Setup of run 1:
==> flow/design.v <==
module joinC #(parameter N = 5)(
	input [N - 1 : 0] valid_in,
	output reg  [N - 1 : 0] ready_in,
	output valid_out,
	input ready_out
);
	assign valid_out = &valid_in; 
	reg[N - 1 : 0] singleValid;
	integer i, j;
	always @(*)begin
		for(i = 0; i < N; i = i + 1)begin
			singleValid[i] = 1;
			for(j = 0; j < N; j = j + 1)
				if(i != j)
					singleValid[i] = singleValid[i] & valid_in[j];
		end
		for(i = 0; i < N; i = i + 1)begin
			ready_in[i] = singleValid[i] & ready_out;
		end
	end
endmodule
module OEHB #(parameter INPUTS = 1,
		parameter OUTPUTS = 1,
		parameter DATA_IN_SIZE = 32,
		parameter DATA_OUT_SIZE = 32)
	(
		input clk,
		input rst,
		input [INPUTS * (DATA_IN_SIZE)- 1 : 0]data_in_bus,
		input [INPUTS - 1 : 0]valid_in_bus,
		output [INPUTS - 1 : 0] ready_in_bus,
		output [OUTPUTS * (DATA_OUT_SIZE) - 1 : 0]data_out_bus,
		output reg [OUTPUTS - 1 : 0]valid_out_bus,
		input 	[OUTPUTS - 1 : 0] ready_out_bus
);
	wire reg_en;
	reg [DATA_IN_SIZE - 1 : 0] data_reg;
	always@(posedge clk, posedge rst)
		if(rst)
			valid_out_bus[0] <= 0;
		else
			valid_out_bus[0] <= valid_in_bus[0] | ~ready_in_bus[0];
	always@(posedge clk, posedge rst)
		if(rst)
			data_reg <= 0;
		else if(reg_en)
			data_reg <= data_in_bus[0 * DATA_IN_SIZE +: DATA_IN_SIZE];
	assign data_out_bus[0 * DATA_OUT_SIZE +: DATA_OUT_SIZE] = data_reg;
	assign ready_in_bus[0] = ~valid_out_bus[0] | ready_out_bus[0];
	assign reg_en = ready_in_bus[0] & valid_in_bus[0];
endmodule
module delay_buffer #(parameter SIZE = 32) (
	input clk, rst,
	input valid_in, ready_in,
	output valid_out
);
	reg [SIZE - 1 : 0] shift_reg;
	always @(posedge clk)begin
		if(ready_in | rst)
			shift_reg[0] <= valid_in;
	end
	always @(posedge clk)begin
		if(rst)
			shift_reg[SIZE - 1 : 1] <= 0;
		else if(ready_in)
			shift_reg[SIZE - 1 : 1] <= shift_reg[SIZE - 2 : 0];
	end
	assign valid_out = shift_reg[SIZE - 1];
endmodule
module mul_4_stage (
	input clk, ce,
	input[31 : 0] a,
	input [31 : 0] b,
	output [31 : 0] p
);
	reg [31 : 0] a_reg, b_reg, q0, q1, q2;
	wire [63 : 0] mul_wire;
	assign mul_wire = a_reg * b_reg;
	wire [31 : 0] mul;
	assign mul = mul_wire[31 : 0];
	always @(posedge clk)
		if(ce)begin
			a_reg <= a;
			b_reg <= b;
			q0 <= mul;
			q1 <= q0;
			q2 <= q1;
		end
	assign p = q2;
endmodule
module mul_op #(parameter INPUTS = 2,
		parameter OUTPUTS = 1,
		parameter DATA_IN_SIZE = 32,
		parameter DATA_OUT_SIZE = 32)
		(
		input clk,
		input rst,
		input [INPUTS * (DATA_IN_SIZE)- 1 : 0]data_in_bus,
		input [INPUTS - 1 : 0]valid_in_bus,
		output [INPUTS - 1 : 0] ready_in_bus,
		output [OUTPUTS * (DATA_OUT_SIZE) - 1 : 0]data_out_bus,
		output [OUTPUTS - 1 : 0]valid_out_bus,
		input 	[OUTPUTS - 1 : 0] ready_out_bus
);
	localparam LATENCY = 4;
	wire [2 * DATA_OUT_SIZE - 1 : 0] temp_result;
	wire join_valid;
	wire buff_valid, oehb_valid, oehb_ready;
	wire oehb_dataOut, oehb_datain;
	joinC #(.N(INPUTS)) add_fork(.valid_in(valid_in_bus), .ready_in(ready_in_bus), .valid_out(join_valid), .ready_out(oehb_ready));
	mul_4_stage multiply_unit (.clk(clk), .ce(oehb_ready), .a(data_in_bus[0 * DATA_IN_SIZE +: DATA_IN_SIZE]), .b(data_in_bus[1 * DATA_IN_SIZE +: DATA_IN_SIZE]), .p(data_out_bus[0 * DATA_OUT_SIZE +: DATA_OUT_SIZE]));
	delay_buffer #(.SIZE(LATENCY - 1))delay_buff(.clk(clk), .rst(rst), .valid_in(join_valid), .ready_in(oehb_ready), .valid_out(buff_valid));
	OEHB #(.INPUTS(1), .OUTPUTS(1), .DATA_IN_SIZE(1), .DATA_OUT_SIZE(1)) oehb_buffer (.clk(clk), .rst(rst),
										 .data_in_bus(1'b0), .valid_in_bus(buff_valid), .ready_in_bus(oehb_ready),
										 .data_out_bus(oehb_dataOut), .valid_out_bus(valid_out_bus[0]), .ready_out_bus(ready_out_bus[0]));
endmodule
clock: 5.25 ns
lec_check: 0
abc_area: 0
cap_margin: 0
cell_pad_in_sites_detail_placement: 2
core_aspect_ratio: 0.7
core_margin: 7
core_utilization: 42
gpl_timing_driven: 1
place_density: 0.7
setup_slack_margin: 0.59
slew_margin: 10
tns_end_percent: 90
run.sh (not shown) runs the stock make flow with config.mk's settings and CLKGATE_MAP_FILE=.
The flow for run 1 finished, though final verification flagged negative setup slack.
Changes in run 2 relative to run 1:
==> flow/config.mk <==
export PLATFORM = sky130hd
export DESIGN_NAME = mul_op
export DESIGN_NICKNAME = mul_op
export VERILOG_FILES = /design/flow/design.v
export SDC_FILE = /design/flow/constraint.sdc
export NUM_CORES = 4
export LEC_CHECK = 0
export CAP_MARGIN = 20
export CORE_MARGIN = 2
export CORE_UTILIZATION = 72
export CTS_CLUSTER_DIAMETER = 227
export SLEW_MARGIN = 20
==> flow/constraint.sdc <==
create_clock -name core_clock -period 3.52 [get_ports {clk}]
set_input_delay 0.7040 -clock core_clock [delete_from_list [all_inputs] [get_ports {clk}]]
set_output_delay 0.7040 -clock core_clock [all_outputs]
set_load 0.01 [all_outputs]
### Flow results
STATUS run=run 2 STAGES=ALL_DONE FINAL_CHECKS=FAILED CAUSE=negative setup slack. Setup TNS came out lower on run 2 than on run 1. Summary of run 2 over run 1: headroom to the max-slew limit saw an increase; shortest period the worst path allows saw a decrease. multiply_unit.b_reg[4] as the start point of the critical path was reported by run 2, and multiply_unit.a_reg[9] by run 1. Compared run 2 vs run 1, and sequential share of layout area is up in run 2.
#### Input delta (run 3 over run 2)
diff --git a/flow/config.mk b/flow/config.mk
--- a/flow/config.mk
+++ b/flow/config.mk
@@ -6,7 +6,10 @@
 export NUM_CORES = 4
 export LEC_CHECK = 0
+export ABC_AREA = 1
 export CAP_MARGIN = 20
 export CORE_MARGIN = 2
 export CORE_UTILIZATION = 72
 export CTS_CLUSTER_DIAMETER = 227
+export CTS_CLUSTER_SIZE = 94
+export SETUP_SLACK_MARGIN = 0.66
 export SLEW_MARGIN = 20
--- outcome ---
Run 3: complete, dirty (negative setup slack). [compare] base=run 2 new=run 3: area of the core climbed 4.4%; count of cells along the worst register-to-register path went up by about 4.3%. Clock-cell share of area is lower on run 3. Register-to-register slack, run 3 and run 2, higher one = run 2. Insertion delay at the late pin of the worst-skew pair, run 3 and run 2: lower on run 2. Compared with run 2, total of fill cells in the finished design in run 3 decreased by more than 10%. Between run 2 and run 3, highest achievable clock rate decreased.
#### Input delta (run 4 over run 3)
==> flow/config.mk <==
export PLATFORM = sky130hd
export DESIGN_NAME = mul_op
export DESIGN_NICKNAME = mul_op
export VERILOG_FILES = /design/flow/design.v
export SDC_FILE = /design/flow/constraint.sdc
export NUM_CORES = 4
export LEC_CHECK = 0
export CAP_MARGIN = 20
export CORE_MARGIN = 2
export CORE_UTILIZATION = 40
export SLEW_MARGIN = 20
==> flow/constraint.sdc <==
create_clock -name core_clock -period 7.52 [get_ports {clk}]
set_input_delay 1.5040 -clock core_clock [delete_from_list [all_inputs] [get_ports {clk}]]
set_output_delay 1.5040 -clock core_clock [all_outputs]
set_load 0.01 [all_outputs]
[summary]
Summary across run 3 and run 4: the single failing run is run 3. | run 3 | all stages done | FAIL | negative setup slack |. On share of the clock period used by the worst path: run 4 sits below run 3. Between run 4 and run 3, it is run 4 whose total number of vias is lower, by 8,680. Synthesized chip area reported by yosys (run 3 / run 4): 1.05. Diff run 3 -> run 4: core box area higher, synthesized area fell by about 5%. Run 4 against run 3: cell resize tally after clock tree synthesis lower, final instance area -16%. [run 4] global-route usage fell 27 points relative to run 3.
Relative to run 4, the following input files were edited for run 5:
diff --git a/flow/config.mk b/flow/config.mk
--- a/flow/config.mk
+++ b/flow/config.mk
@@ -8,4 +8,5 @@
 export CAP_MARGIN = 20
 export CORE_MARGIN = 2
-export CORE_UTILIZATION = 40
+export CORE_UTILIZATION = 70
+export SETUP_SLACK_MARGIN = 0.13
 export SLEW_MARGIN = 20
==> flow/constraint.sdc <==
create_clock -name core_clock -period 7.14 [get_ports {clk}]
set_input_delay 1.4280 -clock core_clock [delete_from_list [all_inputs] [get_ports {clk}]]
set_output_delay 1.4280 -clock core_clock [all_outputs]
set_load 0.01 [all_outputs]
Findings:
Taking run 4 as the reference, in run 5 smallest setup slack after layout has decreased; non-filler instance count after layout has decreased; total routed wirelength has increased; post-synthesis cell count has remained practically unchanged. Compared with run 4, run 5 shows a worst hold slack that is 0.0065 ns higher.

* * *

Setup of v35:
Starts from the design.v that is shown in full above.
clock: 6.49 ns
lec_check: 0
cap_margin: 20
core_margin: 2
core_utilization: 72
place_density: 0.92
setup_slack_margin: -0.17
slew_margin: 20
STATUS run=v35 STAGES=ALL_DONE FINAL_CHECKS=FAILED CAUSE=negative setup slack
Changes in v37 relative to v35:
--- a/flow/config.mk
+++ b/flow/config.mk
@@ -8,6 +8,4 @@
 export CAP_MARGIN = 20
 export CORE_MARGIN = 2
-export CORE_UTILIZATION = 72
-export PLACE_DENSITY = 0.92
-export SETUP_SLACK_MARGIN = -0.17
+export CORE_UTILIZATION = 40
 export SLEW_MARGIN = 20
==> flow/constraint.sdc <==
create_clock -name core_clock -period 8.0 [get_ports {clk}]
set_input_delay 1.6000 -clock core_clock [delete_from_list [all_inputs] [get_ports {clk}]]
set_output_delay 1.6000 -clock core_clock [all_outputs]
set_load 0.01 [all_outputs]
Every stage of v35 finished as expected; the final checks, on the other hand, flagged negative setup slack, which means the layout fails. v37 has completed all stages; timing, DRC and antenna checks passed. Looking at v37 and v35, the clock latency on the worst-skew pair is a wash. The final design area excluding fillers of v37 was superior to that of v35. v37 ended with more area of the core than v35. Compared with v35, v37 shows post-layout utilization of the core lower by 43 points. v37 vs v35 — via density per instance dropped 22%. v37 vs v35: filler cell count up. Taking v35 as the reference, in v37 sum of routed wire length over all layers shows a reduction of 14,000 um, data arrival time of the worst path shows an increase of 0.10 ns, worst hold slack shows an increase of 0.013 ns, length of routed met2 wiring shows a reduction of 23%.
The following lists how v9 was set up differently from v37:
--- a/flow/config.mk
+++ b/flow/config.mk
@@ -6,6 +6,10 @@
 export NUM_CORES = 4
 export LEC_CHECK = 0
-export CAP_MARGIN = 20
+export CAP_MARGIN = 35
 export CORE_MARGIN = 2
 export CORE_UTILIZATION = 40
+export CTS_CLUSTER_DIAMETER = 307
+export CTS_CLUSTER_SIZE = 100
+export PLACE_DENSITY = 0.77
 export SLEW_MARGIN = 20
+export TNS_END_PERCENT = 5
v37 and v9 ended up with roughly the same required time of the worst setup path.
Looking at final worst slack across both flows, v9 is the stronger of the two, with v37 trailing.
v37 → v9: logic depth of the worst path, buffers included down 4.8%, fraction of area in multi-input gates has decreased, cell area ~0 delta, pin count of the biggest net entering global routing dropped 3.
Going from v37 to v9, core utilization barely changed, setup slack after placement now sits at about the same level.
After detailed routing, v37 needs more wire than v9.
